## run.sh

```bash
#!/bin/bash
# the make line also repeats each setting of config.mk as NAME=value (left out here)
make -C /OpenROAD-flow-scripts/flow DESIGN_CONFIG=/design/flow/config.mk WORK_HOME=/design/flow/orfs CLKGATE_MAP_FILE= finish
```

## config.mk

```make
export PLATFORM = sky130hd
export DESIGN_NAME = main
export DESIGN_NICKNAME = main
export VERILOG_FILES = /design/flow/design.v
export SDC_FILE = /design/flow/constraint.sdc
export NUM_CORES = 4
export LEC_CHECK = 0
export ABC_AREA = 1
export CAP_MARGIN = 20
export CELL_PAD_IN_SITES_DETAIL_PLACEMENT = 1
export CELL_PAD_IN_SITES_GLOBAL_PLACEMENT = 3
export CORE_ASPECT_RATIO = 0.55
export CORE_MARGIN = 5
export CORE_UTILIZATION = 16
export CTS_CLUSTER_SIZE = 26
export GPL_ROUTABILITY_DRIVEN = 0
export GPL_TIMING_DRIVEN = 0
export MAX_ROUTING_LAYER = met4
export MIN_ROUTING_LAYER = met1
export PLACE_DENSITY_LB_ADDON = 0.19
export SLEW_MARGIN = 0
```

## constraint.sdc

```tcl
create_clock -name core_clock -period 2.79 [get_ports {clk}]
set_input_delay 0.5580 -clock core_clock [delete_from_list [all_inputs] [get_ports {clk}]]
set_output_delay 0.5580 -clock core_clock [all_outputs]
set_load 0.01 [all_outputs]
```

## design.v

```verilog
`timescale 1ns / 1ps
module Debouncer #(parameter CNT_BITS = 20) (
    input clk,
    input rst,
    input signal,   
    output reg signal_state,   
    output signal_up    
);
reg signal_sync_0;  always @(posedge clk) signal_sync_0 <= rst ? 1'b0 : signal;
reg signal_sync_1;  always @(posedge clk) signal_sync_1 <= rst ? 1'b0 : signal_sync_0;
reg [CNT_BITS-1:0] signal_cnt;
wire signal_idle = (signal_state==signal_sync_1);
wire signal_cnt_max = &signal_cnt;	 
always @(posedge clk)
if(rst)
begin
    signal_cnt <= 0;
    signal_state <= 1'b0;
end
else if(signal_idle)
    signal_cnt <= 0;   
else
begin
    signal_cnt <= signal_cnt + 1'b1;   
    if(signal_cnt_max) signal_state <= ~signal_state;   
end
assign signal_up   = ~signal_idle & signal_cnt_max &  signal_state;
endmodule
`timescale 10s / 1s
module clock_divisor #(parameter DIV_MAX = 50000000, parameter DIV_BITS = 26) (
    input clk_100MHz,
    input rst,
	 input reset,
    output reg clk_1Hz 
    );
reg[DIV_BITS-1:0] contador;
reg reset_last;
always @(posedge clk_100MHz)
begin
	if (rst)
	begin
		contador = 0;
		clk_1Hz <= 0;
		reset_last = 0;
	end
	else if (reset && reset != reset_last)
	begin
		contador = 0;
		clk_1Hz <= 0;
		reset_last = reset;
	end
	else
	begin
		if(contador != DIV_MAX)	
		begin
			contador = contador + 1 ; 
		end
		else
		begin
			contador = 0;
			clk_1Hz <= ~clk_1Hz; 
		end
		reset_last = reset;
	end
end
endmodule
`timescale 1ns / 1ps
module temporizador #(parameter DIV_MAX = 50000000, parameter DIV_BITS = 26) (
	 input clk_100MHz,
	 input rst,
    input[1:0]    value,
	 input   start_timer,
    output reg  t_expired, 
	 output reg reset
    );
reg[1:0] counter;
reg counting;
reg add_one;
reg add_one_last;
reg clk_1Hz_last;
wire clk_1Hz;
clock_divisor #(.DIV_MAX(DIV_MAX), .DIV_BITS(DIV_BITS)) clk_dev(
	.clk_100MHz(clk_100MHz),
	.rst(rst),
	.clk_1Hz(clk_1Hz),
	.reset(reset)
 );
always @(posedge clk_100MHz)
begin
	if(rst)
	begin
		counter = 0;
		counting = 0;
		add_one_last = 0;
		t_expired <= 0;
		reset <= 0;
	end
	else if(counting)
	begin
		if(add_one_last != add_one)
		begin
			add_one_last = add_one;
			counter = counter + 1;
		end
		else
		begin
			counter = counter;
		end
		if(counter >= value)
		begin
			t_expired <= 1;
			counting = 0;
			reset <= 0;
			add_one_last = add_one;
		end
		else
		begin
			reset <= 1;
			counting = 1;
			t_expired <= 0;
		end
	end
	else
	begin
		add_one_last = add_one;
		t_expired <= 0;
		if(start_timer)
		begin
			counting = 1;
			reset <= 1;
			counter = 0;
		end
		else
		begin
			counting =0;
			reset <= 0;
			counter = 0;	
		end
	end	
end
always @(posedge clk_100MHz)
begin
	if(rst)
	begin
		clk_1Hz_last <= 0;
		add_one <= 0;
	end
	else
	begin
		clk_1Hz_last <= clk_1Hz;
		if(clk_1Hz && !clk_1Hz_last)
			add_one <= ~ add_one;
	end
end
endmodule
`timescale 1ns / 1ps
module FSM(
    input clk,
    input rst,
    input ok,
    input t_expired,
	 input reset,
	 input [2:0] c_type,
    output reg [2:0]ing_type,
	 output reg start_timer,
	 output reg[7:3] ingredientes,
	 output reg cobrar,
	 output reg [2:0] c_type_saved
    );
  parameter INICIO  = 4'b0000,AGUA = 4'b0010,CAFE = 4'b0100, MILK  = 4'b0110,CHOCO = 4'b1000,AZUC = 4'b1010, COBRAR_WAIT = 4'b1111;
  parameter LAGUA = 4'b0001,LCAFE = 4'b0011, LMILK  = 4'b0101,LCHOCO = 4'b0111,LAZUC = 4'b1001, COBRAR = 4'b1011;
  reg   [3:0] state;
always @ (posedge clk)
begin  
if(rst)
begin
	state <=  INICIO;
	c_type_saved <= 0;
end
else if(reset == 1'b1)
begin
	state <=  INICIO;
end
else begin	
	case(state)
		  INICIO : if (ok == 1'b1)
					  begin
						  state <= LAGUA;
						  c_type_saved <= c_type;
					  end
					  else 
						  state <= INICIO;
		  LAGUA : state <= AGUA;
		  AGUA : if (t_expired) begin
						  state <= LCAFE; end
					  else 
						  state <= AGUA;
		  LCAFE: state <= CAFE;
		  CAFE :if (t_expired)begin
						  state <= LMILK; end
					  else 
						  state <= CAFE;
		  LMILK: state <= MILK;			  
		  MILK :if (t_expired) begin
						  state <= LCHOCO; end
					  else 
						  state <= MILK;
		  LCHOCO : state <= CHOCO;
		  CHOCO : if (t_expired) begin
						  state <= LAZUC; end
					  else 
						  state <= CHOCO;
		  LAZUC: state <= AZUC;
		  AZUC : if (t_expired) begin
						  state <= COBRAR; end
					  else 
						  state <= AZUC;
		  COBRAR: begin
					c_type_saved <= 0;
					state <= COBRAR_WAIT;
					end
		  COBRAR_WAIT: begin
					c_type_saved <= 0;
					state <= INICIO;
					end
		  default : state <= INICIO;
		 endcase
 end
end
always @(state) 
     begin
	  case(state)
      INICIO : begin
			ing_type =  3'b000;
			start_timer =  1'b0;
			ingredientes =  5'b00000;
			cobrar = 0;
               end
		LAGUA : begin
			 ing_type =  3'b001;
			 start_timer =  1'b0;
			 ingredientes =  5'b10000;
			 cobrar = 0;
             end
      AGUA : begin
			 ing_type =  3'b001;
			 start_timer =  1'b1;
			 ingredientes =  5'b10000;
			 cobrar = 0;
             end
		LCAFE : begin
             ing_type =  3'b010;
	          start_timer =  1'b0;
	          ingredientes =  5'b01000;
		       cobrar = 0;
             end
      CAFE : begin
             ing_type =  3'b010;
	          start_timer =  1'b1;
	          ingredientes =  5'b01000;
			    cobrar = 0;
             end
		LMILK: begin
             ing_type =  3'b011;
	          start_timer =  1'b0;
	          ingredientes =  5'b00100;
			    cobrar = 0;
             end		 
	   MILK: begin
             ing_type =  3'b011;
	          start_timer =  1'b1;
	          ingredientes =  5'b00100;
			    cobrar = 0;
             end
		LCHOCO : begin
				ing_type =  3'b100;
				start_timer =  1'b0;
				ingredientes =  5'b00010;
			   cobrar = 0;
				end
      CHOCO : begin
				ing_type =  3'b100;
				start_timer =  1'b1;
				ingredientes =  5'b00010;
			   cobrar = 0;
				end
		LAZUC : begin
			ing_type =  3'b101;
			start_timer=  1'b0;
			ingredientes=  5'b00001;
			cobrar = 0;
			end
      AZUC : begin
			ing_type =  3'b101;
			start_timer=  1'b1;
			ingredientes=  5'b00001;
			cobrar = 0;
			end
		COBRAR : begin
			ing_type =  3'b000;
			start_timer=  1'b0;
			ingredientes=  5'b00000;
			cobrar = 1;
			end
		COBRAR_WAIT : begin
			ing_type =  3'b000;
			start_timer=  1'b0;
			ingredientes=  5'b00000;
			cobrar = 0;
			end
     default : begin
					ing_type =  3'b000;
					start_timer=  1'b0;
               ingredientes =  5'b00000;
					cobrar = 0;
               end
    endcase
   end
 endmodule  
`timescale 1ns / 1ps
module Comparador(
	 input clk,
	 input rst,
    input [3:0] dinero,
    input [2:0] c_type,
    output reg ok,
    output reg [3:0] cambio
    );
reg [3:0] precio;
always @ (posedge clk)
begin
	case(c_type)
		3'b001: precio = 3;
		3'b010: precio = 4;
		3'b011: precio = 5;
		3'b100: precio = 7;
		default: precio = 0;	
	endcase
	if (rst)
	begin
		ok <= 0;
		cambio <= 0;
	end
	else if (precio !=0)
	begin
		if(dinero >= precio)
		begin
			ok <= 1;
			cambio  <= dinero - precio;
		end
      else
		begin
			ok <= 0;
			cambio <= 0;
		end
	end
	else
	begin
		ok <= 0;
		cambio <= 0;
	end
end
endmodule
`timescale 1ns / 1ps
module Contador(
	 input clk,
	 input rst,
    input one,
    input five,
    input reset,
    output reg [3:0] total
    );
	always @(posedge clk)
		if (rst || reset) total <= 0 ;
		else 
		begin
			if (one) total <= total + 1 ;
			if (five) total <= total + 5 ;
		end
endmodule
`timescale 1ns / 1ps
module SelectBebida(
    input [3:0] switches,
    output reg [2:0] c_type
    );
always @(*)
begin
	case (switches)
			4'b0001 : c_type = 3'b001;
			4'b0010 : c_type = 3'b010;
			4'b0100 : c_type = 3'b011;
			4'b1000 : c_type = 3'b100;
			default : c_type = 3'b000;
	endcase
end
endmodule
`timescale 1ns / 1ps
module TimeSelector(
    input [2:0] c_type,
    input [2:0] ing_type,
    output reg [1:0] t_value
    );
always @(*)
begin
		if (c_type == 3'b001)
			case(ing_type)
				3'b001: t_value = 2;
				3'b010: t_value = 3;
				3'b011: t_value = 0;
				3'b100: t_value = 0;
				3'b101: t_value = 1;
				default: t_value = 0;
			endcase
		else if (c_type == 3'b010)
			case(ing_type)
				3'b001: t_value = 2;
				3'b010: t_value = 2;
				3'b011: t_value = 1;
				3'b100: t_value = 0;
				3'b101: t_value = 1;
				default: t_value = 0;
			endcase
		else if (c_type == 3'b011)
			case(ing_type)
				3'b001: t_value = 2;
				3'b010: t_value = 1;
				3'b011: t_value = 2;
				3'b100: t_value = 0;
				3'b101: t_value = 1;
				default: t_value = 0;
			endcase
		else if (c_type == 3'b100)
			case(ing_type)
				3'b001: t_value = 1;
				3'b010: t_value = 1;
				3'b011: t_value = 1;
				3'b100: t_value = 2;
				3'b101: t_value = 1;
				default: t_value = 0;
			endcase
		else
			t_value = 0;	
end
endmodule
`timescale 1ns / 1ps
module binto7seg(
	 input clk,
	 input rst,
    input  [3:0] binary,
    output reg [6:0] seg
    );
always @(posedge clk)
if (rst)
seg <= 7'b1000000;
else
case (binary)
4'b0000 :       
seg <= 7'b1000000;
4'b0001 :    	 
seg <= 7'b1111001;
4'b0010 :  		 
seg <= 7'b0100100; 
4'b0011 : 		 
seg <= 7'b0110000;
4'b0100 :		 
seg <= 7'b0011001;
4'b0101 :		 
seg <= 7'b0010010;  
4'b0110 :		 
seg <= 7'b0000010;
4'b0111 :		 
seg <= 7'b1111000;
4'b1000 :     	 
seg <= 7'b0000000;
4'b1001 :    	 
seg <= 7'b0010000;
4'b1010 :  		 
seg <= 7'b0001000; 
4'b1011 : 		 
seg <= 7'b0000011;
4'b1100 :		 
seg <= 7'b1000110;
4'b1101 :		 
seg <= 7'b0100001;
4'b1110 :		 
seg <= 7'b0000110;
4'b1111 :		 
seg <= 7'b0001110;
endcase
endmodule
`timescale 1ns / 1ps
module deco(
	 input clk,
	 input rst,
    input [1:0] in,
    output reg [3:0] out
    );
always@(posedge clk)
begin
	if (rst)
	  out <= 4'b1111;
	else
	case (in)
	  2'b00 : out <= 4'b1110;
	  2'b01 : out <= 4'b1101;
	  2'b10 : out <= 4'b1011;
	  2'b11 : out <= 4'b0111;
	  default : out <= 0;
	endcase
end
endmodule
`timescale 1ns / 1ps
module seven_segment #(parameter SEG_BITS = 17) (
	 input clk,
	 input rst,
    input [3:0] in,
    output [6:0] seg,
    output [3:0] an
  );
reg [SEG_BITS-1:0] contador; 
reg [1:0] an_select;
reg [3:0] x;
reg [3:0] unidades;
reg decenas;
binto7seg toseg (
		.clk(clk),
		.rst(rst),
		.binary(x),
		.seg(seg)
);
deco deco (
		.clk(clk),
		.rst(rst),
		.in(an_select),
		.out(an)
);
always @(posedge clk)
if (rst)
begin
contador <= 0;
an_select <= 0;
x <= 0;
unidades <= 0;
decenas <= 0;
end
else
begin
contador <= contador + 1; 
if(&contador)
 begin
	if (in > 9)
	begin
		decenas <= 1;
		unidades <= in - 10;
	end
	else
	begin
		decenas <= 0;
		unidades <= in;
	end
	contador <= 0;
	an_select <= an_select + 1;
	case (an_select)
			2'b01 : x <= unidades;
			2'b10 : x <= decenas;
			2'b11 : x <= 0;
			2'b00 : x <= 0;
			default : x <= 0;
	endcase
 end
end
endmodule
`timescale 1ns / 1ps
module main(
    input clk,
    input rst,
    input btnl,
	 input btnd,
	 input btnr,
	 input btnp,
	 input [3:0] speed,
    output [7:0] led,
	 output [6:0] seg,
	 output [3:0] an
    );
localparam DB_BITS  = 10;    
localparam DIV_MAX  = 2999;  
localparam DIV_BITS = 12;
localparam SEG_BITS = 10;    
wire [3:0] bebida;
wire [3:0] total;
wire [3:0] cambio;
reg [3:0] display;
wire reset_wire; 
wire reset_contador_wire;
wire cobrar_wire;
wire cancel_wire; 
wire hundred_wire; 
wire five_hundred_wire;
wire [2:0] c_type;
wire [2:0] c_type_saved;
wire t_expired;
wire [2:0] ing_type;
wire [1:0] t_value;
wire on_temp;
wire start_timer;
wire ok;
assign led[1:0] = 2'b00;
Debouncer #(.CNT_BITS(DB_BITS)) coffee(
	.clk(clk),
	.rst(rst),
	.signal(speed[0]),
	.signal_state(bebida[0])
);
Debouncer #(.CNT_BITS(DB_BITS)) coffee_milk(
	.clk(clk),
	.rst(rst),
	.signal(speed[1]),
	.signal_state(bebida[1])
);
Debouncer #(.CNT_BITS(DB_BITS)) cappuc(
	.clk(clk),
	.rst(rst),
	.signal(speed[2]),
	.signal_state(bebida[2])
);
Debouncer #(.CNT_BITS(DB_BITS)) mocca(
	.clk(clk),
	.rst(rst),
	.signal(speed[3]),
	.signal_state(bebida[3])
);
Debouncer #(.CNT_BITS(DB_BITS)) cancel(
		.clk(clk),
	.rst(rst),
		.signal(btnd),
		.signal_state(cancel_wire)
);
Debouncer #(.CNT_BITS(DB_BITS)) reset(
		.clk(clk),
	.rst(rst),
		.signal(btnp),
		.signal_state(reset_wire)
);
Debouncer #(.CNT_BITS(DB_BITS)) hundred_coin(
		.clk(clk),
	.rst(rst),
		.signal(btnl),
		.signal_up(hundred_wire)
);
Debouncer #(.CNT_BITS(DB_BITS)) five_hundred_coin(
		.clk(clk),
	.rst(rst),
		.signal(btnr),
		.signal_up(five_hundred_wire)
);
SelectBebida selector(
	.switches(bebida),
	.c_type(c_type)
);
seven_segment #(.SEG_BITS(SEG_BITS)) seven_seg(
		.clk(clk),
	.rst(rst),
		.in(display),
		.seg(seg),
		.an(an)
);
Comparador comparador (
	.clk(clk),
	.rst(rst),
	.dinero(total),
	.c_type(c_type),
	.cambio(cambio),
	.ok(ok)
);
assign reset_contador_wire = cancel_wire||cobrar_wire;
Contador monedero(
		.clk(clk),
	.rst(rst),
		.one(hundred_wire),
		.five(five_hundred_wire),
		.reset(reset_contador_wire),
		.total(total)
);
temporizador #(.DIV_MAX(DIV_MAX), .DIV_BITS(DIV_BITS)) temp(
	.clk_100MHz(clk),
	.rst(rst),
	.value(t_value),
	.start_timer(start_timer),
	.t_expired(t_expired),	
	.reset(on_temp)
);
clock_divisor #(.DIV_MAX(DIV_MAX), .DIV_BITS(DIV_BITS)) clk_1Hz(
	.clk_100MHz(clk),
	.rst(rst),
	.clk_1Hz(led[2]),
	.reset(on_temp)
 );
TimeSelector time_select(
	.c_type(c_type_saved),
	.ing_type(ing_type),
	.t_value(t_value)
 );
FSM fsm(
		.clk(clk),
	.rst(rst),
		.ok(ok),
		.c_type(c_type),
		.t_expired(t_expired),
		.reset(reset_wire),
		.ing_type(ing_type),
		.start_timer(start_timer),
		.ingredientes(led[7:3]),
		.cobrar(cobrar_wire),
		.c_type_saved(c_type_saved)
    );
always@(posedge clk)
begin
	if(rst)
		display <= 0;
	else if(cambio !=0)
		display <= cambio;
	else
		display <= total;
end
endmodule
```

==> reports/summary.json, run 1 <==
{
  "outcome": "complete, no violations",
  "tritoncts_clock_tree": "yes",
  "grt_start_max_net_pins": 12,
  "dieArea_um2": 60100,
  "clock_tree.buffer_depth": 3,
  "stdcell_count": 1952,
  "final_max_slew_viol_count": 0,
  "via_count": 7198,
  "final-comb-area_um2": 4030,
  "worst_reg2reg_path_depth": 14,
  "clk_ins_delay_skew_pair_ns": 0.53,
  "crit_path_start_kind": "flip-flop",
  "synth_simple_gate_area_share": 0.289,
  "worstPathCellList": "nor2_1 -> nand3_1 -> nand2_1 -> inv_1 -> nand2_1 -> ha_1 -> inv_1 -> fa_1 -> nand2_1 -> nand3_1 -> nand2_1 -> nor2_2 -> inv_1 -> nor2_1",
  "synth-adder-area-share": 0.0491,
  "die_height_um": 184,
  "placement_rows": 63,
  "synthesized_cell_area_um2": 8810,
  "ant_nets": 0,
  "place.detailed.hpwl_um": 17800,
  "worst_ir_drop_vdd_v": 0.000341,
  "track_usage": 0.0832,
  "rsz_0062_raised_after_global_routing": "no",
  "antenna_found_initial": 0,
  "num-fill-cells": 6422,
  "worstSetupStartpoint": "coffee_milk.signal_state",
  "io_buffers": 25,
  "final_core_utilization": 0.199,
  "reg2reg_setup_slack_ns": 0.69,
  "p_sw_mw": 1.40,
  "detail_route.drc_violations": 0,
  "ys_seq_frac": 0.457,
  "most_area_consuming_cells_after_synthesis": "sky130_fd_sc_hd__dfxtp_1 (46%), sky130_fd_sc_hd__nand2_1 (9.9%), sky130_fd_sc_hd__nor2_1 (8.0%), sky130_fd_sc_hd__inv_1 (6.9%), sky130_fd_sc_hd__ha_1 (4.7%)",
  "core_util_floorplan": 0.163,
  "cts.hold.buffers_added": 0,
  "design.portCount": 29,
  "synthMuxAreaShare": 0,
  "min_to": "cappuc.signal_sync_1",
  "critPathRequiredTime_ns": 3.21,
  "register_area_um2": 4020,
  "cpMaxStageDelayCell": "sky130_fd_sc_hd__fa_1",
  "yosys_warnings": 12,
  "placed_cells_incl_taps": 1913,
  "deepest_level_of_the_cts_h_tree": 1,
  "static-leakage-power_nw": 4.01,
  "power_drawn_by_the_sequential_cells_mw": 2.91,
  "power.share.clock": 0.514,
  "setup.worst_path.end": "comparador.cambio[2]",
  "cts_root_buf": "sky130_fd_sc_hd__clkbuf_16",
  "met1_length_um": 14700,
  "compound_area_frac": 0.0946,
  "postSynthCellCount": 1172,
  "holdPathStages": 2,
  "clkSinkCount": 201,
  "area_reported_by_yosys_stat_um2": 8810,
  "first_iter_violations": 316,
  "ys.flops": 201,
  "final_tally_of_setup_violations": 0,
  "grt_overflow": 0,
  "startpoint_of_the_worst_register_to_register_path": "coffee_milk.signal_state",
  "timing.critical_path.slowest_cell_delay_ns": 0.40,
  "detail_route.antenna_diodes": 0,
  "cpMostUsedCell": "sky130_fd_sc_hd__nand2_1",
  "comb_power_mw": 0.152,
  "critical_path_buf_inv_count": 3,
  "critical_path_depth": 14,
  "wl_um": 24000,
  "layout-area-overhead-vs-synth_pct": 22.0,
  "holdCritPathClass": "reg2reg",
  "p_seq_frac": 0.462,
  "setup-tns-final_ns": 0,
  "mean_instance_size_in_the_synthesized_netlist_um2": 7.52,
  "synthTopLogicFamily": "simple AND/OR/NAND/NOR gates",
  "critical_path.endpoint_type": "flip-flop",
  "grt_pass1_vias": 7279,
  "grt_pass1_wl_um": 39700,
  "finalClockPeriodUsage": 0.753,
  "synth-main-ff-cell": "sky130_fd_sc_hd__dfxtp_1",
  "share_comb_of_total_power": 0.024,
  "post_cts_resize_count": 0,
  "stage_log_warning_count": 37,
  "fin_crit_ns": 2.10,
  "worstSetupPathType": "reg2reg",
  "route.top_layer_used": "met4",
  "worst_slew_pin_slew_ns": 0.597,
  "final_nets": 1269,
  "netSwitchingFraction": 0.221,
  "synth-edff-count": 0,
  "cts.reportedPaths.clkPinSlew_ns": 0.06,
  "cell_taking_the_most_area_after_synthesis": "sky130_fd_sc_hd__dfxtp_1",
  "pwr_density_cell_nw_per_um2": 587,
  "p_clk_mw": 3.24,
  "highest_clock_rate_ghz": 0.476,
  "worst-endpoint-arrival_ns": 2.52,
  "worst_r2r_endpoint": "comparador.cambio[2]",
  "drt_pre_antenna_iters": 4,
  "ys_types": 47,
  "slew-limit-headroom": 0.598,
  "wl_met3_um": 708,
  "netlist_top_cells_count": "sky130_fd_sc_hd__nand2_1 (232), sky130_fd_sc_hd__dfxtp_1 (201), sky130_fd_sc_hd__nor2_1 (188)",
  "fin_worst_skew_ns": 0.00807,
  "cap_viol_max_count": 0,
  "cts-buffers-inserted": 25,
  "coreArea_um2": 54200,
  "timing_hold_violations_final": 0,
  "route.detailed.wl_per_inst_um": 12.3,
  "floorplan.die.width_um": 326,
  "dominant_cell_by_count_in_the_synthesized_netlist": "sky130_fd_sc_hd__nand2_1",
  "crit_family": "simple AND/OR/NAND/NOR gates",
  "post_synth_xor_area_fraction": 0.0229,
  "cell_total_in_the_yosys_stat_output": 1172,
  "top_cell_area_share": 0.457,
  "synthArstFlopShare": 0,
  "intPower_mw": 4.91,
  "hp-start": "cappuc.signal_sync_0",
  "power.largest_group": "the clock network",
  "routed-wl-met2_um": 8040,
  "detail_route.vias_per_cell": 3.69,
  "crit_fanout": 6,
  "number_of_setup_buffers_added_after_cts": 0
}
[per-layer routing]
| layer | track usage | vias up |
|---|---|---|
| met4 | 0.0160 | 0 |
| met3 | 0.0181 | 34 |
| met2 | 0.103 | 49 |
| li1 | - | 3821 |
| met1 | 0.133 | 3294 |
| met5 | - | - |
[through the flow]
step | power [mW] | worst slack (ns) | hold WS (ns) | area, µm²
after floorplan | 3.07 | 0.960 | 0.388 | 8810
after global placement | 3.13 | 0.669 | 0.394 | 9960
after detailed placement | 3.14 | 0.663 | 0.395 | 9960
after CTS | 6.51 | 0.663 | 0.403 | 10800
after global routing | 6.63 | 0.469 | 0.434 | 10800
final | 6.31 | 0.690 | 0.402 | 10800
[layout make-up]
cell class | instances | area share
Tap cell | 715 | 0.0832
Clock inverter | 4 | 0.00652
Buffer | 16 | 0.0112
Clock buffer | 35 | 0.0673
Multi-Input combinational cell | 785 | 0.374
Sequential cell | 201 | 0.374
Timing Repair Buffer | 25 | 0.0233
Inverter | 171 | 0.0598
==> run 2: changes to the inputs <==
Settings changed: ABC_AREA 1 to unset, CELL_PAD_IN_SITES_GLOBAL_PLACEMENT 3 to unset, CORE_ASPECT_RATIO 0.55 to 0.51, CORE_MARGIN 5 to 6, CORE_UTILIZATION 16 to 40, CTS_CLUSTER_DIAMETER set to 50, CTS_CLUSTER_SIZE 26 to 49, GPL_ROUTABILITY_DRIVEN 0 to unset, GPL_TIMING_DRIVEN 0 to unset, MIN_ROUTING_LAYER met1 to unset, PLACE_DENSITY_LB_ADDON 0.19 to unset, SLEW_MARGIN 0 to 20, TNS_END_PERCENT set to 40.
Clock period 2.79 ns to 10.0 ns, I/O delays scaled along.
==> reports/summary.json, run 2 <==
{
  "clkSinkCount": {"value": 201, "change": "unchanged"},
  "yosys_warnings": {"value": 12, "change": "unchanged"},
  "timing_hold_violations_final": {"value": 0, "change": "unchanged"},
  "cts.reportedPaths.clkPinSlew": {"value": 0.10, "unit": "ns", "change": "was 0.06 ns"},
  "p_sw": {"value": 0.349, "unit": "mW", "change": "was 1.40 mW"},
  "setup-tns-final": {"value": 0, "unit": "ns", "change": "unchanged"},
  "cap_viol_max_count": {"value": 0, "change": "unchanged"},
  "finalClockPeriodUsage": {"value": 0.370, "change": "was 0.753"},
  "critical_path_buf_inv_count": {"value": 1, "change": "was 3"},
  "post_cts_resize_count": {"value": 0, "change": "unchanged"},
  "cpMostUsedCell": {"value": "sky130_fd_sc_hd__o21a_1", "change": "was sky130_fd_sc_hd__nand2_1"},
  "worstSetupPathType": {"value": "in2reg", "change": "was reg2reg"},
  "synthMuxAreaShare": {"value": 0.00485, "change": "was 0"},
  "synth-adder-area-share": {"value": 0.0508, "change": "was 0.0491"},
  "layout-area-overhead-vs-synth": {"value": 11.7, "unit": "%", "change": "was 22.0%"},
  "tritoncts_clock_tree": {"value": "yes", "change": "unchanged"},
  "power.largest_group": {"value": "registers", "change": "was the clock network"},
  "grt_start_max_net_pins": {"value": 62, "change": "was 12"},
  "via_count": {"value": 6418, "change": "was 7,198"},
  "dieArea": {"value": 25100, "unit": "µm²", "change": "was 60,100 µm²"},
  "reg2reg_setup_slack": {"value": 7.30, "unit": "ns", "change": "was 0.69 ns"},
  "p_seq_frac": {"value": 0.553, "change": "was 0.462"},
  "route.detailed.wl_per_inst": {"value": 14.2, "unit": "µm", "change": "was 12.3 µm"},
  "fin_area": {"value": 9520, "unit": "µm²", "change": "was 10,800 µm²"},
  "setup.worst_path.end": {"value": "time_select.ing_type[2]", "change": "was comparador.cambio[2]"},
  "crit_family": {"value": "AND-OR/OR-AND gates", "change": "was simple AND/OR/NAND/NOR gates"},
  "share_comb_of_total_power": {"value": 0.019, "change": "was 0.024"},
  "ys_seq_frac": {"value": 0.472, "change": "was 0.457"},
  "timing.critical_path.slowest_cell_delay": {"value": 0.39, "unit": "ns", "change": "was 0.40 ns"},
  "deepest_level_of_the_cts_h_tree": {"value": 1, "change": "unchanged"},
  "cts.hold.buffers_added": {"value": 0, "change": "unchanged"},
  "dominant_cell_by_count_in_the_synthesized_netlist": {"value": "sky130_fd_sc_hd__dfxtp_1", "change": "was sky130_fd_sc_hd__nand2_1"},
  "min_to": {"value": "cancel.signal_sync_1", "change": "was cappuc.signal_sync_1"},
  "netlist_top_cells_count": {"value": "sky130_fd_sc_hd__dfxtp_1 (201), sky130_fd_sc_hd__nor2_1 (134), sky130_fd_sc_hd__nand2_1 (65)", "change": "was sky130_fd_sc_hd__nand2_1 (232), sky130_fd_sc_hd__dfxtp_1 (201), sky130_fd_sc_hd__nor2_1 (188)"},
  "compound_area_frac": {"value": 0.0903, "change": "was 0.0946"},
  "hp-start": {"value": "cancel.signal_sync_0", "change": "was cappuc.signal_sync_0"},
  "worst_reg2reg_path_depth": {"value": 8, "change": "was 14"},
  "final_max_slew_viol_count": {"value": 0, "change": "unchanged"},
  "dpl-instance-area": {"value": 9000, "unit": "µm²", "change": "was 9960 µm²"},
  "fin_crit_ns": 3.70,
  "postSynthCellCount": {"value": 942, "change": "was 1,172"},
  "core_util_floorplan": {"value": 0.415, "change": "was 0.163"},
  "ys_types": {"value": 61, "change": "was 47"},
  "pwr_density_cell": {"value": 154, "unit": "nW/µm²", "change": "was 587 nW/µm²"},
  "grt_overflow": {"value": 0, "change": "unchanged"},
  "worst-endpoint-arrival": {"value": 4.08, "unit": "ns", "change": "was 2.52 ns"},
  "cell_taking_the_most_area_after_synthesis": {"value": "sky130_fd_sc_hd__dfxtp_1", "change": "unchanged"},
  "mean_instance_size_in_the_synthesized_netlist": {"value": 9.05, "unit": "µm²", "change": "was 7.52 µm²"},
  "stage_log_warning_count": {"value": 37, "change": "unchanged"},
  "comb_power_mw": 0.0286,
  "static-leakage-power": {"value": 3.41, "unit": "nW", "change": "was 4.01 nW"},
  "clock_tree.buffer_depth": {"value": 3, "change": "unchanged"},
  "worst_slew_pin_slew": {"value": 0.647, "unit": "ns", "change": "was 0.597 ns"},
  "grt_pass1_vias": {"value": 6647, "change": "was 7,279"},
  "ys.flops": {"value": 201, "change": "unchanged"},
  "cts-buffers-inserted": {"value": 14, "change": "was 25"},
  "die_height": {"value": 116, "unit": "µm", "change": "was 184 µm"},
  "post_synth_xor_area_fraction": {"value": 0.105, "change": "was 0.0229"},
  "critical_path.endpoint_type": {"value": "flip-flop", "change": "unchanged"},
  "final_core_utilization": {"value": 0.464, "change": "was 0.199"},
  "grt_pass1_wl": {"value": 30800, "unit": "µm", "change": "was 39,700 µm"},
  "detail_route.antenna_diodes": {"value": 0, "change": "unchanged"},
  "worstSetupStartpoint": {"value": "rst", "change": "was coffee_milk.signal_state"},
  "intPower": {"value": 1.12, "unit": "mW", "change": "was 4.91 mW"},
  "wl": {"value": 17500, "unit": "µm", "change": "was 24,000 µm"},
  "fin_worst_skew": {"value": 0.0212, "unit": "ns", "change": "was 0.00807 ns"},
  "power_drawn_by_the_sequential_cells": {"value": 0.813, "unit": "mW", "change": "was 2.91 mW"},
  "slew-limit-headroom": {"value": 0.569, "change": "was 0.598"},
  "floorplan.die.width": {"value": 216, "unit": "µm", "change": "was 326 µm"},
  "synthTopLogicFamily": {"value": "simple AND/OR/NAND/NOR gates", "change": "unchanged"},
  "crit_path_start_kind": {"value": "input pin", "change": "was flip-flop"},
  "startpoint_of_the_worst_register_to_register_path": {"value": "mocca.signal_state", "change": "was coffee_milk.signal_state"},
  "outcome": {"value": "complete, no violations", "change": "unchanged"},
  "ant_nets": {"value": 0, "change": "unchanged"},
  "area_reported_by_yosys_stat": {"value": 8520, "unit": "µm²", "change": "was 8810 µm²"},
  "detail_route.drc_violations": {"value": 0, "change": "unchanged"},
  "holdCritPathClass": {"value": "reg2reg", "change": "unchanged"},
  "power.share.clock": {"value": 0.428, "change": "was 0.514"},
  "totalPowerFinal": {"value": 1.47, "unit": "mW", "change": "was 6.31 mW"},
  "io_buffers": {"value": 26, "change": "was 25"},
  "p_clk": {"value": 0.629, "unit": "mW", "change": "was 3.24 mW"},
  "place_congestion": 0.797,
  "place.detailed.hpwl": {"value": 12500, "unit": "µm", "change": "was 17,800 µm"},
  "synth_simple_gate_area_share": {"value": 0.246, "change": "was 0.289"},
  "cts_root_buf": {"value": "sky130_fd_sc_hd__clkbuf_16", "change": "unchanged"},
  "num-fill-cells": {"value": 2384, "change": "was 6,422"},
  "first_iter_violations": {"value": 345, "change": "was 316"},
  "drt_pre_antenna_iters": {"value": 4, "change": "unchanged"},
  "coreArea": {"value": 20500, "unit": "µm²", "change": "was 54,200 µm²"},
  "most_area_consuming_cells_after_synthesis": {"value": "sky130_fd_sc_hd__dfxtp_1 (47%), sky130_fd_sc_hd__nor2_1 (5.9%), sky130_fd_sc_hd__xor2_1 (5.6%), sky130_fd_sc_hd__xnor2_1 (4.9%), sky130_fd_sc_hd__ha_1 (4.8%)", "change": "was sky130_fd_sc_hd__dfxtp_1 (46%), sky130_fd_sc_hd__nand2_1 (9.9%), sky130_fd_sc_hd__nor2_1 (8.0%), sky130_fd_sc_hd__inv_1 (6.9%), sky130_fd_sc_hd__ha_1 (4.7%)"},
  "netSwitchingFraction": {"value": 0.238, "change": "was 0.221"},
  "worst_ir_drop_vdd": {"value": 0.0000987, "unit": "V", "change": "was 0.000341 V"},
  "clk_ins_delay_skew_pair": {"value": 0.48, "unit": "ns", "change": "was 0.53 ns"},
  "holdPathStages": {"value": 1, "change": "was 2"},
  "critical_path_depth": {"value": 10, "change": "was 14"},
  "worstPathCellList": {"value": "buf_2 -> or2_2 -> a21oi_1 -> o21a_1 -> o21a_1 -> ha_1 -> and3b_1 -> o21ai_0 -> a21oi_1 -> o21a_1", "change": "was nor2_1 -> nand3_1 -> nand2_1 -> inv_1 -> nand2_1 -> ha_1 -> inv_1 -> fa_1 -> nand2_1 -> nand3_1 -> nand2_1 -> nor2_2 -> inv_1 -> nor2_1"},
  "synth-edff-count": {"value": 0, "change": "unchanged"},
  "number_of_setup_buffers_added_after_cts": {"value": 0, "change": "unchanged"},
  "top_cell_area_share": {"value": 0.472, "change": "was 0.457"},
  "synthesized_cell_area": {"value": 8520, "unit": "µm²", "change": "was 8810 µm²"},
  "cell_total_in_the_yosys_stat_output": {"value": 942, "change": "was 1,172"},
  "crit_fanout": {"value": 13, "change": "was 6"},
  "synth-main-ff-cell": {"value": "sky130_fd_sc_hd__dfxtp_1", "change": "unchanged"},
  "final_tally_of_setup_violations": {"value": 0, "change": "unchanged"},
  "detail_route.vias_per_cell": {"value": 5.18, "change": "was 3.69"},
  "cpMaxStageDelayCell": {"value": "sky130_fd_sc_hd__or2_2", "change": "was sky130_fd_sc_hd__fa_1"},
  "antenna_found_initial": {"value": 0, "change": "unchanged"},
  "worst_r2r_endpoint": {"value": "comparador.ok", "change": "was comparador.cambio[2]"},
  "rsz_0062_raised_after_global_routing": {"value": "no", "change": "unchanged"},
  "critPathRequiredTime": {"value": 10.38, "unit": "ns", "change": "was 3.21 ns"},
  "synthArstFlopShare": {"value": 0, "change": "unchanged"},
  "final_nets": {"value": 1002, "change": "was 1,269"},
  "highest_clock_rate_ghz": 0.270,
  "track_usage": {"value": 0.145, "change": "was 0.0832"},
  "placement_rows": {"value": 37, "change": "was 63"},
  "design.portCount": {"value": 29, "change": "unchanged"}
}
## run 2: per-stage QoR
stage | setup slack [ns] | cells | hold WS [ns]
global placement | 5.96 | 1215 | 0.418
global route | 6.13 | 1239 | 0.466
floorplan | 6.17 | 943 | 0.413
finish | 6.30 | 1239 | 0.450
detailed placement | 5.82 | 1215 | 0.427
CTS | 6.33 | 1239 | 0.453
## run 2: cell type report
| class | count | area [µm²] | share of cell area |
|---|---|---|---|
| Clock buffer | 15 | 375 | 0.0394 |
| Clock inverter | 9 | 138 | 0.0145 |
| Inverter | 35 | 131 | 0.0138 |
| Multi-Input combinational cell | 678 | 4240 | 0.445 |
| Sequential cell | 201 | 4020 | 0.423 |
| Tap cell | 273 | 342 | 0.0359 |
| Timing Repair Buffer | 28 | 270 | 0.0284 |
## run 2: metal layers
layer,track usage,up-vias,part of all wire
met5,-,-,0
met4,0.0289,0,0.015
met3,0.0233,25,0.024
met2,0.264,53,0.50
met1,0.173,3098,0.47
li1,-,3242,-
==> run 3: changes to the inputs <==
Settings changed: ABC_AREA set to 1, CELL_PAD_IN_SITES_DETAIL_PLACEMENT 1 to unset, CORE_ASPECT_RATIO 0.51 to unset, CORE_MARGIN 6 to 2, CORE_UTILIZATION 40 to 72, CTS_CLUSTER_DIAMETER 50 to unset, CTS_CLUSTER_SIZE 49 to 90, GPL_ROUTABILITY_DRIVEN set to 0, HOLD_SLACK_MARGIN set to -0.08, MAX_ROUTING_LAYER met4 to unset, PLACE_DENSITY set to 0.35, SETUP_SLACK_MARGIN set to 0.6, SLEW_MARGIN 20 to 40, TNS_END_PERCENT 40 to unset.
Clock period 10.0 ns to 2.25 ns, I/O delays scaled along.
==> reports/summary.json, run 3 <==
{
  "outcome": {"value": "complete, no violations", "change": "unchanged"},
  "grt_start_max_net_pins": {"value": 43, "change": "was 62"},
  "final_tally_of_setup_violations": {"value": 0, "change": "unchanged"},
  "floorplan.die.width": {"value": 115, "unit": "µm", "change": "was 216 µm"},
  "synth-edff-count": {"value": 0, "change": "unchanged"},
  "cap_viol_max_count": {"value": 0, "change": "unchanged"},
  "cell_taking_the_most_area_after_synthesis": {"value": "sky130_fd_sc_hd__dfxtp_1", "change": "unchanged"},
  "power.largest_group": {"value": "the clock network", "change": "was registers"},
  "io_buffers": {"value": 26, "change": "unchanged"},
  "cpMostUsedCell": {"value": "sky130_fd_sc_hd__nand2_2", "change": "was sky130_fd_sc_hd__o21a_1"},
  "mean_instance_size_in_the_synthesized_netlist": {"value": 7.52, "unit": "µm²", "change": "was 9.05 µm²"},
  "most_area_consuming_cells_after_synthesis": {"value": "sky130_fd_sc_hd__dfxtp_1 (46%), sky130_fd_sc_hd__nand2_1 (9.9%), sky130_fd_sc_hd__nor2_1 (8.0%), sky130_fd_sc_hd__inv_1 (6.9%), sky130_fd_sc_hd__ha_1 (4.7%)", "change": "was sky130_fd_sc_hd__dfxtp_1 (47%), sky130_fd_sc_hd__nor2_1 (5.9%), sky130_fd_sc_hd__xor2_1 (5.6%), sky130_fd_sc_hd__xnor2_1 (4.9%), sky130_fd_sc_hd__ha_1 (4.8%)"},
  "pwr_density_cell": {"value": 748, "unit": "nW/µm²", "change": "was 154 nW/µm²"},
  "crit_fanout": {"value": 6, "change": "was 13"},
  "synthTopLogicFamily": {"value": "simple AND/OR/NAND/NOR gates", "change": "unchanged"},
  "hp-start": {"value": "rst", "change": "was cancel.signal_sync_0"},
  "layout-area-overhead-vs-synth": {"value": 17.0, "unit": "%", "change": "was 11.7%"},
  "crit_path_start_kind": {"value": "flip-flop", "change": "was input pin"},
  "highest_clock_rate_ghz": 0.544,
  "final_nets": {"value": 1272, "change": "was 1,002"},
  "clk_ins_delay_skew_pair": {"value": 0.49, "unit": "ns", "change": "was 0.48 ns"},
  "comb_power": {"value": 0.162, "unit": "mW", "change": "was 0.0286 mW"},
  "detail_route.vias_per_cell": {"value": 5.35, "change": "was 5.18"},
  "core_util_floorplan": {"value": 0.736, "change": "was 0.415"},
  "grt_pass1_vias": {"value": 7040, "change": "was 6,647"},
  "wl": {"value": 17600, "unit": "µm", "change": "was 17,500 µm"},
  "p_seq_frac": {"value": 0.467, "change": "was 0.553"},
  "ant_nets": {"value": 0, "change": "unchanged"},
  "antenna_found_initial": {"value": 0, "change": "unchanged"},
  "post_synth_xor_area_fraction": {"value": 0.0229, "change": "was 0.105"},
  "use_met1": {"value": 0.296, "change": "was 0.173"},
  "rsz_0062_raised_after_global_routing": {"value": "yes", "change": "was no"},
  "detail_route.antenna_diodes": {"value": 0, "change": "unchanged"},
  "netlist_top_cells_count": {"value": "sky130_fd_sc_hd__nand2_1 (232), sky130_fd_sc_hd__dfxtp_1 (201), sky130_fd_sc_hd__nor2_1 (188)", "change": "was sky130_fd_sc_hd__dfxtp_1 (201), sky130_fd_sc_hd__nor2_1 (134), sky130_fd_sc_hd__nand2_1 (65)"},
  "power_drawn_by_the_sequential_cells": {"value": 3.60, "unit": "mW", "change": "was 0.813 mW"},
  "coreArea": {"value": 12000, "unit": "µm²", "change": "was 20,500 µm²"},
  "stage_log_warning_count": {"value": 42, "change": "was 37"},
  "netSwitchingFraction": {"value": 0.196, "change": "was 0.238"},
  "power.share.clock": {"value": 0.512, "change": "was 0.428"},
  "worst_slew_pin_slew": {"value": 0.734, "unit": "ns", "change": "was 0.647 ns"},
  "cts.hold.buffers_added": {"value": 0, "change": "unchanged"},
  "yosys_warnings": {"value": 12, "change": "unchanged"},
  "holdCritPathClass": {"value": "in2reg", "change": "was reg2reg"},
  "worstSetupPathType": {"value": "reg2reg", "change": "was in2reg"},
  "setup-tns-final": {"value": 0, "unit": "ns", "change": "unchanged"},
  "route.detailed.wl_per_inst": {"value": 12.6, "unit": "µm", "change": "was 14.2 µm"},
  "final_max_slew_viol_count": {"value": 0, "change": "unchanged"},
  "cpMaxStageDelayCell": {"value": "sky130_fd_sc_hd__dfxtp_4", "change": "was sky130_fd_sc_hd__or2_2"},
  "synth-adder-area-share": {"value": 0.0491, "change": "was 0.0508"},
  "first_iter_violations": {"value": 474, "change": "was 345"},
  "crit_family": {"value": "simple AND/OR/NAND/NOR gates", "change": "was AND-OR/OR-AND gates"},
  "dominant_cell_by_count_in_the_synthesized_netlist": {"value": "sky130_fd_sc_hd__nand2_1", "change": "was sky130_fd_sc_hd__dfxtp_1"},
  "gr-max-usage-layer": {"value": "met2", "change": "unchanged"},
  "dpl_worst_slack": {"value": 0.341, "unit": "ns", "change": "was 5.82 ns"},
  "cts.reportedPaths.clkPinSlew": {"value": 0.06, "unit": "ns", "change": "was 0.10 ns"},
  "p_clk": {"value": 3.94, "unit": "mW", "change": "was 0.629 mW"},
  "timing.critical_path.slowest_cell_delay": {"value": 0.37, "unit": "ns", "change": "was 0.39 ns"},
  "detail_route.drc_violations": {"value": 0, "change": "unchanged"},
  "via_count": {"value": 7435, "change": "was 6,418"},
  "tritoncts_clock_tree": {"value": "yes", "change": "unchanged"},
  "top_cell_area_share": {"value": 0.457, "change": "was 0.472"},
  "clkSinkCount": {"value": 201, "change": "unchanged"},
  "slew-limit-headroom": {"value": 0.506, "change": "was 0.569"},
  "compound_area_frac": {"value": 0.0946, "change": "was 0.0903"},
  "clock_tree.buffer_depth": {"value": 3, "change": "unchanged"},
  "final.setup.worst_slack": {"value": 0.413, "unit": "ns", "change": "was 6.30 ns"},
  "synth-main-ff-cell": {"value": "sky130_fd_sc_hd__dfxtp_1", "change": "unchanged"},
  "startpoint_of_the_worst_register_to_register_path": {"value": "coffee.signal_state", "change": "was mocca.signal_state"},
  "postSynthCellCount": {"value": 1172, "change": "was 942"},
  "worst_r2r_endpoint": {"value": "comparador.cambio[1]", "change": "was comparador.ok"},
  "setup.worst_path.end": {"value": "comparador.cambio[1]", "change": "was time_select.ing_type[2]"},
  "worst_ir_drop_vdd": {"value": 0.000701, "unit": "V", "change": "was 0.0000987 V"},
  "area_reported_by_yosys_stat": {"value": 8810, "unit": "µm²", "change": "was 8520 µm²"},
  "finalClockPeriodUsage": {"value": 0.817, "change": "was 0.370"},
  "placement_rows": {"value": 40, "change": "was 37"},
  "fin_worst_skew": {"value": 0.0140, "unit": "ns", "change": "was 0.0212 ns"},
  "intPower": {"value": 6.20, "unit": "mW", "change": "was 1.12 mW"},
  "worstPathCellList": {"value": "nor2_4 -> nand3_2 -> nand2_2 -> inv_2 -> nand2_2 -> ha_4 -> inv_2 -> fa_2 -> nand2_2 -> nand3_2 -> nand2_2 -> nor2_4 -> inv_2 -> nor2_1", "change": "was buf_2 -> or2_2 -> a21oi_1 -> o21a_1 -> o21a_1 -> ha_1 -> and3b_1 -> o21ai_0 -> a21oi_1 -> o21a_1"},
  "cell_total_in_the_yosys_stat_output": {"value": 1172, "change": "was 942"},
  "place.detailed.hpwl": {"value": 10300, "unit": "µm", "change": "was 12,500 µm"},
  "drt_pre_antenna_iters": {"value": 5, "change": "was 4"},
  "ys_types": {"value": 47, "change": "was 61"},
  "critical_path_depth": {"value": 14, "change": "was 10"},
  "cts-buffers-inserted": {"value": 22, "change": "was 14"},
  "timing_hold_violations_final": {"value": 0, "change": "unchanged"},
  "ys_seq_frac": {"value": 0.457, "change": "was 0.472"},
  "ys.flops": {"value": 201, "change": "unchanged"},
  "critical_path_buf_inv_count": {"value": 3, "change": "was 1"},
  "reg2reg_setup_slack": {"value": 0.41, "unit": "ns", "change": "was 7.30 ns"},
  "share_comb_of_total_power": {"value": 0.021, "change": "was 0.019"},
  "fin_crit_ns": 1.84,
  "grt_pass1_wl": {"value": 29000, "unit": "µm", "change": "was 30,800 µm"},
  "synthMuxAreaShare": {"value": 0, "change": "was 0.00485"},
  "grt_util_met3": {"value": 0.0402, "change": "was 0.0233"},
  "worst_reg2reg_path_depth": {"value": 14, "change": "was 8"},
  "worst-endpoint-arrival": {"value": 2.22, "unit": "ns", "change": "was 4.08 ns"},
  "static-leakage-power": {"value": 4.13, "unit": "nW", "change": "was 3.41 nW"},
  "critPathRequiredTime": {"value": 2.63, "unit": "ns", "change": "was 10.38 ns"},
  "track_usage": {"value": 0.261, "change": "was 0.145"},
  "grt_overflow": {"value": 0, "change": "unchanged"},
  "worstSetupStartpoint": {"value": "coffee.signal_state", "change": "was rst"},
  "deepest_level_of_the_cts_h_tree": {"value": 1, "change": "unchanged"},
  "synthArstFlopShare": {"value": 0, "change": "unchanged"},
  "die_height": {"value": 115, "unit": "µm", "change": "was 116 µm"},
  "p_sw": {"value": 1.51, "unit": "mW", "change": "was 0.349 mW"},
  "grt_use_met2": {"value": 0.481, "change": "was 0.264"},
  "min_to": {"value": "reset.signal_sync_0", "change": "was cancel.signal_sync_1"},
  "synth_simple_gate_area_share": {"value": 0.289, "change": "was 0.246"},
  "synthesized_cell_area": {"value": 8810, "unit": "µm²", "change": "was 8520 µm²"},
  "dieArea": {"value": 13100, "unit": "µm²", "change": "was 25,100 µm²"},
  "holdPathStages": {"value": 2, "change": "was 1"},
  "design.portCount": {"value": 29, "change": "unchanged"},
  "critical_path.endpoint_type": {"value": "flip-flop", "change": "unchanged"},
  "cts_root_buf": {"value": "sky130_fd_sc_hd__clkbuf_16", "change": "unchanged"}
}
[run 3: repair_timing]
item                       4_1_cts  5_1_grt
gates resized                   41       34
setup endpoints to repair       34       34
setup buffers                   12        7
pin swaps                        8       13
[run 3: final cells by class]
| type | count | area (µm²) |
|---|---|---|
| multi-input cells | 785 | 4210 |
| inverters | 171 | 646 |
| well taps | 147 | 184 |
| fillers | 697 | 1650 |
| clock buffers | 27 | 631 |
| clock inverters | 12 | 193 |
| repair buffers | 47 | 392 |
| flip-flops and latches | 201 | 4060 |
[run 3: through the flow]
stage | power [mW] | area (µm²) | std cells | hold slack [ns] | utilization
2_1_floorplan | 3.81 | 8840 | 1173 | 0.388 | -
3_3_place_gp | 3.84 | 9170 | 1332 | 0.390 | 0.767
3_5_place_dp | 3.84 | 9170 | 1332 | 0.394 | 0.767
4_1_cts | 7.76 | 10100 | 1383 | 0.215 | 0.848
5_1_grt | 7.96 | 10300 | 1390 | 0.228 | 0.862
6_report | 7.71 | 10300 | 1390 | 0.221 | 0.862
[run 3: per-layer routing]
metal | vias to the layer above | part of all wire
met5 | - | 0
met4 | 0 | 0.032
met3 | 56 | 0.036
met2 | 171 | 0.50
met1 | 3380 | 0.43
li1 | 3828 | -
==> run 4: changes to the inputs <==
Settings changed: ABC_AREA 1 to unset, CORE_UTILIZATION 72 to 40, CTS_CLUSTER_SIZE 90 to unset, GPL_ROUTABILITY_DRIVEN 0 to unset, HOLD_SLACK_MARGIN -0.08 to unset, PLACE_DENSITY 0.35 to unset, SETUP_SLACK_MARGIN 0.6 to -0.39, SLEW_MARGIN 40 to 20.
Clock period 2.25 ns to 4.05 ns, I/O delays scaled along.
==> reports/summary.json, run 4 <==
{
  "outcome": {"value": "complete, no violations", "change": "unchanged"},
  "final-comb-area": {"value": 4240, "unit": "µm²", "change": "was 4210 µm²"},
  "io_buffers": {"value": 26, "change": "unchanged"},
  "register_area": {"value": 4020, "unit": "µm²", "change": "was 4060 µm²"},
  "cts.hold.buffers_added": {"value": 0, "change": "unchanged"},
  "synthMuxAreaShare": {"value": 0.00485, "change": "was 0"},
  "ys.flops": {"value": 201, "change": "unchanged"},
  "track_usage": {"value": 0.135, "change": "was 0.261"},
  "tritoncts_clock_tree": {"value": "yes", "change": "unchanged"},
  "critPathRequiredTime": {"value": 4.42, "unit": "ns", "change": "was 2.63 ns"},
  "wl": {"value": 14700, "unit": "µm", "change": "was 17,600 µm"},
  "dpl-instance-area": {"value": 9010, "unit": "µm²", "change": "was 9170 µm²"},
  "ys_seq_frac": {"value": 0.472, "change": "was 0.457"},
  "post_synth_xor_area_fraction": {"value": 0.105, "change": "was 0.0229"},
  "cts.reportedPaths.clkPinSlew": {"value": 0.06, "unit": "ns", "change": "about the same"},
  "detail_route.vias_per_cell": {"value": 4.89, "change": "was 5.35"},
  "ys_types": {"value": 61, "change": "was 47"},
  "p_seq_frac": {"value": 0.489, "change": "was 0.467"},
  "holdWs": {"value": 0.429, "unit": "ns", "change": "was 0.221 ns"},
  "grt_start_max_net_pins": {"value": 63, "change": "was 43"},
  "worstPathCellList": {"value": "inv_1 -> nor4_1 -> nor2_1 -> fa_1 -> a21o_1 -> a211o_1 -> o211ai_1 -> nor2_1", "change": "was nor2_4 -> nand3_2 -> nand2_2 -> inv_2 -> nand2_2 -> ha_4 -> inv_2 -> fa_2 -> nand2_2 -> nand3_2 -> nand2_2 -> nor2_4 -> inv_2 -> nor2_1"},
  "clock_tree.buffer_depth": {"value": 3, "change": "unchanged"},
  "use_met1": {"value": 0.182, "change": "was 0.296"},
  "number_of_setup_buffers_added_after_cts": {"value": 0, "change": "was 12"},
  "pwr_density_cell": {"value": 421, "unit": "nW/µm²", "change": "was 748 nW/µm²"},
  "startpoint_of_the_worst_register_to_register_path": {"value": "mocca.signal_state", "change": "was coffee.signal_state"},
  "slew-limit-headroom": {"value": 0.549, "change": "was 0.506"},
  "fin_crit": {"value": 2.55, "unit": "ns", "change": "was 1.84 ns"},
  "crit_fanout": {"value": 9, "change": "was 6"},
  "critical_path.endpoint_type": {"value": "flip-flop", "change": "unchanged"},
  "power.share.clock": {"value": 0.494, "change": "was 0.512"},
  "worst_slew_pin_slew": {"value": 0.676, "unit": "ns", "change": "was 0.734 ns"},
  "clkSinkCount": {"value": 201, "change": "unchanged"},
  "post_cts_resize_count": {"value": 0, "change": "was 41"},
  "setup.worst_path.end": {"value": "comparador.cambio[2]", "change": "was comparador.cambio[1]"},
  "critical_path_buf_inv_count": {"value": 1, "change": "was 3"},
  "power_drawn_by_the_sequential_cells": {"value": 2.01, "unit": "mW", "change": "was 3.60 mW"},
  "worstSetupStartpoint": {"value": "mocca.signal_state", "change": "was coffee.signal_state"},
  "most_area_consuming_cells_after_synthesis": {"value": "sky130_fd_sc_hd__dfxtp_1 (47%), sky130_fd_sc_hd__nor2_1 (5.9%), sky130_fd_sc_hd__xor2_1 (5.6%), sky130_fd_sc_hd__xnor2_1 (4.9%), sky130_fd_sc_hd__ha_1 (4.8%)", "change": "was sky130_fd_sc_hd__dfxtp_1 (46%), sky130_fd_sc_hd__nand2_1 (9.9%), sky130_fd_sc_hd__nor2_1 (8.0%), sky130_fd_sc_hd__inv_1 (6.9%), sky130_fd_sc_hd__ha_1 (4.7%)"},
  "cts-buffers-inserted": {"value": 22, "change": "unchanged"},
  "fin_worst_skew": {"value": 0.00678, "unit": "ns", "change": "was 0.0140 ns"},
  "final_core_utilization": {"value": 0.466, "change": "was 0.862"},
  "grt_pass1_wl": {"value": 25900, "unit": "µm", "change": "was 29,000 µm"},
  "worst_ir_drop_vdd": {"value": 0.000278, "unit": "V", "change": "was 0.000701 V"},
  "hp-start": {"value": "mocca.signal_sync_0", "change": "was rst"},
  "layout-area-overhead-vs-synth": {"value": 14.6, "unit": "%", "change": "was 17.0%"},
  "dominant_cell_by_count_in_the_synthesized_netlist": {"value": "sky130_fd_sc_hd__dfxtp_1", "change": "was sky130_fd_sc_hd__nand2_1"},
  "worst-endpoint-arrival": {"value": 2.91, "unit": "ns", "change": "was 2.22 ns"},
  "p_clk": {"value": 2.03, "unit": "mW", "change": "was 3.94 mW"},
  "antenna_found_initial": {"value": 0, "change": "unchanged"},
  "synthArstFlopShare": {"value": 0, "change": "unchanged"},
  "final.setup.worst_slack": {"value": 1.50, "unit": "ns", "change": "was 0.413 ns"},
  "worstSetupPathType": {"value": "reg2reg", "change": "unchanged"},
  "comb_power_mw": 0.0689,
  "route.detailed.wl_per_inst": {"value": 11.7, "unit": "µm", "change": "was 12.6 µm"},
  "finalClockPeriodUsage": {"value": 0.629, "change": "was 0.817"},
  "dpl_worst_slack": {"value": 1.17, "unit": "ns", "change": "was 0.341 ns"},
  "rsz_0062_raised_after_global_routing": {"value": "no", "change": "was yes"},
  "power.largest_group": {"value": "the clock network", "change": "unchanged"},
  "grt_pass1_vias": {"value": 5800, "change": "was 7,040"},
  "crit_family": {"value": "simple AND/OR/NAND/NOR gates", "change": "unchanged"},
  "timing_hold_violations_final": {"value": 0, "change": "unchanged"},
  "synth-main-ff-cell": {"value": "sky130_fd_sc_hd__dfxtp_1", "change": "unchanged"},
  "synth-edff-count": {"value": 0, "change": "unchanged"},
  "first_iter_violations": {"value": 273, "change": "was 474"},
  "place_congestion": 0.840,
  "cpMaxStageDelayCell": {"value": "sky130_fd_sc_hd__nor4_1", "change": "was sky130_fd_sc_hd__dfxtp_4"},
  "core_util_floorplan": {"value": 0.407, "change": "was 0.736"},
  "min_to": {"value": "mocca.signal_sync_1", "change": "was reset.signal_sync_0"},
  "area_reported_by_yosys_stat": {"value": 8520, "unit": "µm²", "change": "was 8810 µm²"},
  "p_sw": {"value": 0.810, "unit": "mW", "change": "was 1.51 mW"},
  "ant_nets": {"value": 0, "change": "unchanged"},
  "gr-max-usage-layer": {"value": "met2", "change": "unchanged"},
  "grt_overflow": {"value": 0, "change": "unchanged"},
  "cap_viol_max_count": {"value": 0, "change": "unchanged"},
  "synth-adder-area-share": {"value": 0.0508, "change": "was 0.0491"},
  "compound_area_frac": {"value": 0.0903, "change": "was 0.0946"},
  "worst_r2r_endpoint": {"value": "comparador.cambio[2]", "change": "was comparador.cambio[1]"},
  "holdCritPathClass": {"value": "reg2reg", "change": "was in2reg"},
  "final_nets": {"value": 1010, "change": "was 1,272"},
  "mean_instance_size_in_the_synthesized_netlist": {"value": 9.05, "unit": "µm²", "change": "was 7.52 µm²"},
  "highest_clock_rate": {"value": 0.393, "unit": "GHz", "change": "was 0.544 GHz"},
  "num-fill-cells": {"value": 2062, "change": "was 697"},
  "final_tally_of_setup_violations": {"value": 0, "change": "unchanged"},
  "grt_util_met3": {"value": 0.0253, "change": "was 0.0402"},
  "clk_ins_delay_skew_pair": {"value": 0.49, "unit": "ns", "change": "about the same"},
  "floorplan.die.width": {"value": 150, "unit": "µm", "change": "was 115 µm"},
  "netSwitchingFraction": {"value": 0.197, "change": "was 0.196"},
  "placement_rows": {"value": 53, "change": "was 40"},
  "stage_log_warning_count": {"value": 37, "change": "was 42"},
  "via_count": {"value": 6147, "change": "was 7,435"},
  "dieArea": {"value": 22500, "unit": "µm²", "change": "was 13,100 µm²"},
  "detail_route.drc_violations": {"value": 0, "change": "unchanged"},
  "detail_route.antenna_diodes": {"value": 0, "change": "unchanged"},
  "worst_reg2reg_path_depth": {"value": 8, "change": "was 14"},
  "reg2reg_setup_slack": {"value": 1.50, "unit": "ns", "change": "was 0.41 ns"},
  "place.detailed.hpwl": {"value": 9690, "unit": "µm", "change": "was 10,300 µm"},
  "timing.critical_path.slowest_cell_delay": {"value": 0.51, "unit": "ns", "change": "was 0.37 ns"},
  "cell_taking_the_most_area_after_synthesis": {"value": "sky130_fd_sc_hd__dfxtp_1", "change": "unchanged"},
  "design.portCount": {"value": 29, "change": "unchanged"},
  "postSynthCellCount": {"value": 942, "change": "was 1,172"},
  "holdPathStages": {"value": 1, "change": "was 2"},
  "fin_area": {"value": 9760, "unit": "µm²", "change": "was 10,300 µm²"},
  "deepest_level_of_the_cts_h_tree": {"value": 1, "change": "unchanged"},
  "final_max_slew_viol_count": {"value": 0, "change": "unchanged"},
  "static-leakage-power": {"value": 3.55, "unit": "nW", "change": "was 4.13 nW"},
  "yosys_warnings": {"value": 12, "change": "unchanged"},
  "critical_path_depth": {"value": 8, "change": "was 14"},
  "intPower": {"value": 3.30, "unit": "mW", "change": "was 6.20 mW"},
  "cell_total_in_the_yosys_stat_output": {"value": 942, "change": "was 1,172"},
  "crit_path_start_kind": {"value": "flip-flop", "change": "unchanged"},
  "grt_use_met2": {"value": 0.222, "change": "was 0.481"},
  "coreArea": {"value": 21000, "unit": "µm²", "change": "was 12,000 µm²"},
  "synth_simple_gate_area_share": {"value": 0.246, "change": "was 0.289"},
  "share_comb_of_total_power": {"value": 0.017, "change": "was 0.021"},
  "cts_root_buf": {"value": "sky130_fd_sc_hd__clkbuf_16", "change": "unchanged"},
  "die_height": {"value": 150, "unit": "µm", "change": "was 115 µm"},
  "top_cell_area_share": {"value": 0.472, "change": "was 0.457"},
  "drt_pre_antenna_iters": {"value": 4, "change": "was 5"},
  "synthTopLogicFamily": {"value": "simple AND/OR/NAND/NOR gates", "change": "unchanged"},
  "cpMostUsedCell": {"value": "sky130_fd_sc_hd__nor2_1", "change": "was sky130_fd_sc_hd__nand2_2"},
  "netlist_top_cells_count": {"value": "sky130_fd_sc_hd__dfxtp_1 (201), sky130_fd_sc_hd__nor2_1 (134), sky130_fd_sc_hd__nand2_1 (65)", "change": "was sky130_fd_sc_hd__nand2_1 (232), sky130_fd_sc_hd__dfxtp_1 (201), sky130_fd_sc_hd__nor2_1 (188)"},
  "setup-tns-final": {"value": 0, "unit": "ns", "change": "unchanged"},
  "synthesized_cell_area": {"value": 8520, "unit": "µm²", "change": "was 8810 µm²"}
}
run 4: layout make-up:
cell class,count,area share
Sequential cell,201,0.412
Inverter,35,0.0135
Timing Repair Buffer,28,0.0277
Clock inverter,6,0.00820
Tap cell,275,0.0352
Clock buffer,34,0.0693
Multi-Input combinational cell,678,0.434
run 4: metrics by stage:
stage	total power [mW]	std cells
floorplan	2.10	943
global placement	2.12	1217
detailed placement	2.12	1217
CTS	4.18	1257
global route	4.26	1257
finish	4.11	1257
run 4: per-layer routing:
| metal | share of wire | up-vias |
|---|---|---|
| li1 | - | 3262 |
| met1 | 0.51 | 2813 |
| met2 | 0.44 | 53 |
| met3 | 0.031 | 19 |
| met4 | 0.017 | 0 |
| met5 | 0 | - |
==> run 5: changes to the inputs <==
Settings changed: ABC_AREA set to 1, CORE_UTILIZATION 40 to 72, CTS_CLUSTER_SIZE set to 90, GPL_ROUTABILITY_DRIVEN set to 0, PLACE_DENSITY_LB_ADDON set to 0.08, SETUP_SLACK_MARGIN -0.39 to 0.66.
Clock period 4.05 ns to 2.25 ns, I/O delays scaled along.
==> reports/summary.json, run 5 <==
{
  "detail_route.antenna_diodes": {"value": 0, "change": "unchanged"},
  "intPower": {"value": 5.59, "unit": "mW", "change": "was 3.30 mW"},
  "p_sw": {"value": 1.51, "unit": "mW", "change": "was 0.810 mW"},
  "netSwitchingFraction": {"value": 0.213, "change": "was 0.197"},
  "layout-area-overhead-vs-synth": {"value": 16.0, "unit": "%", "change": "was 14.6%"},
  "placement_rows": {"value": 40, "change": "was 53"},
  "grt_pass1_vias": {"value": 6712, "change": "was 5,800"},
  "mean_instance_size_in_the_synthesized_netlist": {"value": 7.52, "unit": "µm²", "change": "was 9.05 µm²"},
  "fin_area": {"value": 10200, "unit": "µm²", "change": "was 9760 µm²"},
  "power.largest_group": {"value": "registers", "change": "was the clock network"},
  "route.detailed.wl_per_inst": {"value": 13.0, "unit": "µm", "change": "was 11.7 µm"},
  "post_synth_xor_area_fraction": {"value": 0.0229, "change": "was 0.105"},
  "outcome": {"value": "complete, no violations", "change": "unchanged"},
  "critical_path_buf_inv_count": {"value": 3, "change": "was 1"},
  "p_clk": {"value": 3.33, "unit": "mW", "change": "was 2.03 mW"},
  "slew-limit-headroom": {"value": 0.476, "change": "was 0.549"},
  "power.share.clock": {"value": 0.469, "change": "was 0.494"},
  "netlist_top_cells_count": {"value": "sky130_fd_sc_hd__nand2_1 (232), sky130_fd_sc_hd__dfxtp_1 (201), sky130_fd_sc_hd__nor2_1 (188)", "change": "was sky130_fd_sc_hd__dfxtp_1 (201), sky130_fd_sc_hd__nor2_1 (134), sky130_fd_sc_hd__nand2_1 (65)"},
  "most_area_consuming_cells_after_synthesis": {"value": "sky130_fd_sc_hd__dfxtp_1 (46%), sky130_fd_sc_hd__nand2_1 (9.9%), sky130_fd_sc_hd__nor2_1 (8.0%), sky130_fd_sc_hd__inv_1 (6.9%), sky130_fd_sc_hd__ha_1 (4.7%)", "change": "was sky130_fd_sc_hd__dfxtp_1 (47%), sky130_fd_sc_hd__nor2_1 (5.9%), sky130_fd_sc_hd__xor2_1 (5.6%), sky130_fd_sc_hd__xnor2_1 (4.9%), sky130_fd_sc_hd__ha_1 (4.8%)"},
  "worstSetupStartpoint": {"value": "coffee.signal_state", "change": "was mocca.signal_state"},
  "worst_reg2reg_path_depth": {"value": 14, "change": "was 8"},
  "pwr_density_cell": {"value": 694, "unit": "nW/µm²", "change": "was 421 nW/µm²"},
  "crit_family": {"value": "simple AND/OR/NAND/NOR gates", "change": "unchanged"},
  "ant_nets": {"value": 0, "change": "unchanged"},
  "stage_log_warning_count": {"value": 40, "change": "was 37"},
  "min_to": {"value": "reset.signal_sync_0", "change": "was mocca.signal_sync_1"},
  "final_max_slew_viol_count": {"value": 0, "change": "unchanged"},
  "holdCritPathClass": {"value": "in2reg", "change": "was reg2reg"},
  "grt_pass1_wl": {"value": 28400, "unit": "µm", "change": "was 25,900 µm"},
  "synth-edff-count": {"value": 0, "change": "unchanged"},
  "design.portCount": {"value": 29, "change": "unchanged"},
  "holdPathStages": {"value": 2, "change": "was 1"},
  "detail_route.vias_per_cell": {"value": 5.48, "change": "was 4.89"},
  "deepest_level_of_the_cts_h_tree": {"value": 1, "change": "unchanged"},
  "num-fill-cells": {"value": 678, "change": "was 2,062"},
  "cpMaxStageDelayCell": {"value": "sky130_fd_sc_hd__dfxtp_4", "change": "was sky130_fd_sc_hd__nor4_1"},
  "top_cell_area_share": {"value": 0.457, "change": "was 0.472"},
  "synthArstFlopShare": {"value": 0, "change": "unchanged"},
  "clock_tree.buffer_depth": {"value": 3, "change": "unchanged"},
  "ys_types": {"value": 47, "change": "was 61"},
  "worst-endpoint-arrival": {"value": 2.26, "unit": "ns", "change": "was 2.91 ns"},
  "dominant_cell_by_count_in_the_synthesized_netlist": {"value": "sky130_fd_sc_hd__nand2_1", "change": "was sky130_fd_sc_hd__dfxtp_1"},
  "clkSinkCount": {"value": 201, "change": "unchanged"},
  "worst_r2r_endpoint": {"value": "comparador.cambio[1]", "change": "was comparador.cambio[2]"},
  "coreArea": {"value": 12000, "unit": "µm²", "change": "was 21,000 µm²"},
  "setup.worst_path.end": {"value": "comparador.cambio[1]", "change": "was comparador.cambio[2]"},
  "final_tally_of_setup_violations": {"value": 0, "change": "unchanged"},
  "track_usage": {"value": 0.257, "change": "was 0.135"}
}
run 5: timing repair:
action                     CTS  global route
setup endpoints to repair   48            37
buffers inserted             9            13
gates resized               42            42
pin swaps                    7            19
run 5: layout make-up:
cell class              instances  area [µm²]  area share
well taps                     147         184      0.0180
multi-input cells             785        4240       0.415
clock inverters                13         140      0.0137
clock buffers                  23         532      0.0520
inverters                     171         646      0.0632
repair buffers                 50         415      0.0407
flip-flops and latches        201        4060       0.397
run 5: metrics by stage:
| step | setup slack [ns] | utilization | hold WS, ns | std cells |
|---|---|---|---|---|
| 2_1_floorplan | 0.532 | - | 0.388 | 1173 |
| 3_3_place_gp | 0.460 | 0.769 | 0.390 | 1332 |
| 3_5_place_dp | 0.373 | 0.769 | 0.396 | 1332 |
| 4_1_cts | 0.473 | 0.835 | 0.213 | 1377 |
| 5_1_grt | 0.223 | 0.854 | 0.224 | 1390 |
| 6_report | 0.368 | 0.854 | 0.227 | 1390 |
run 5: layer usage:
layer	routed length [µm]	track usage
met1	7560	0.301
met2	9000	0.475
met3	775	0.0328
met4	790	0.0984
met5	0	0
Power figures rest on the tool's default switching activity, not on a simulated workload.
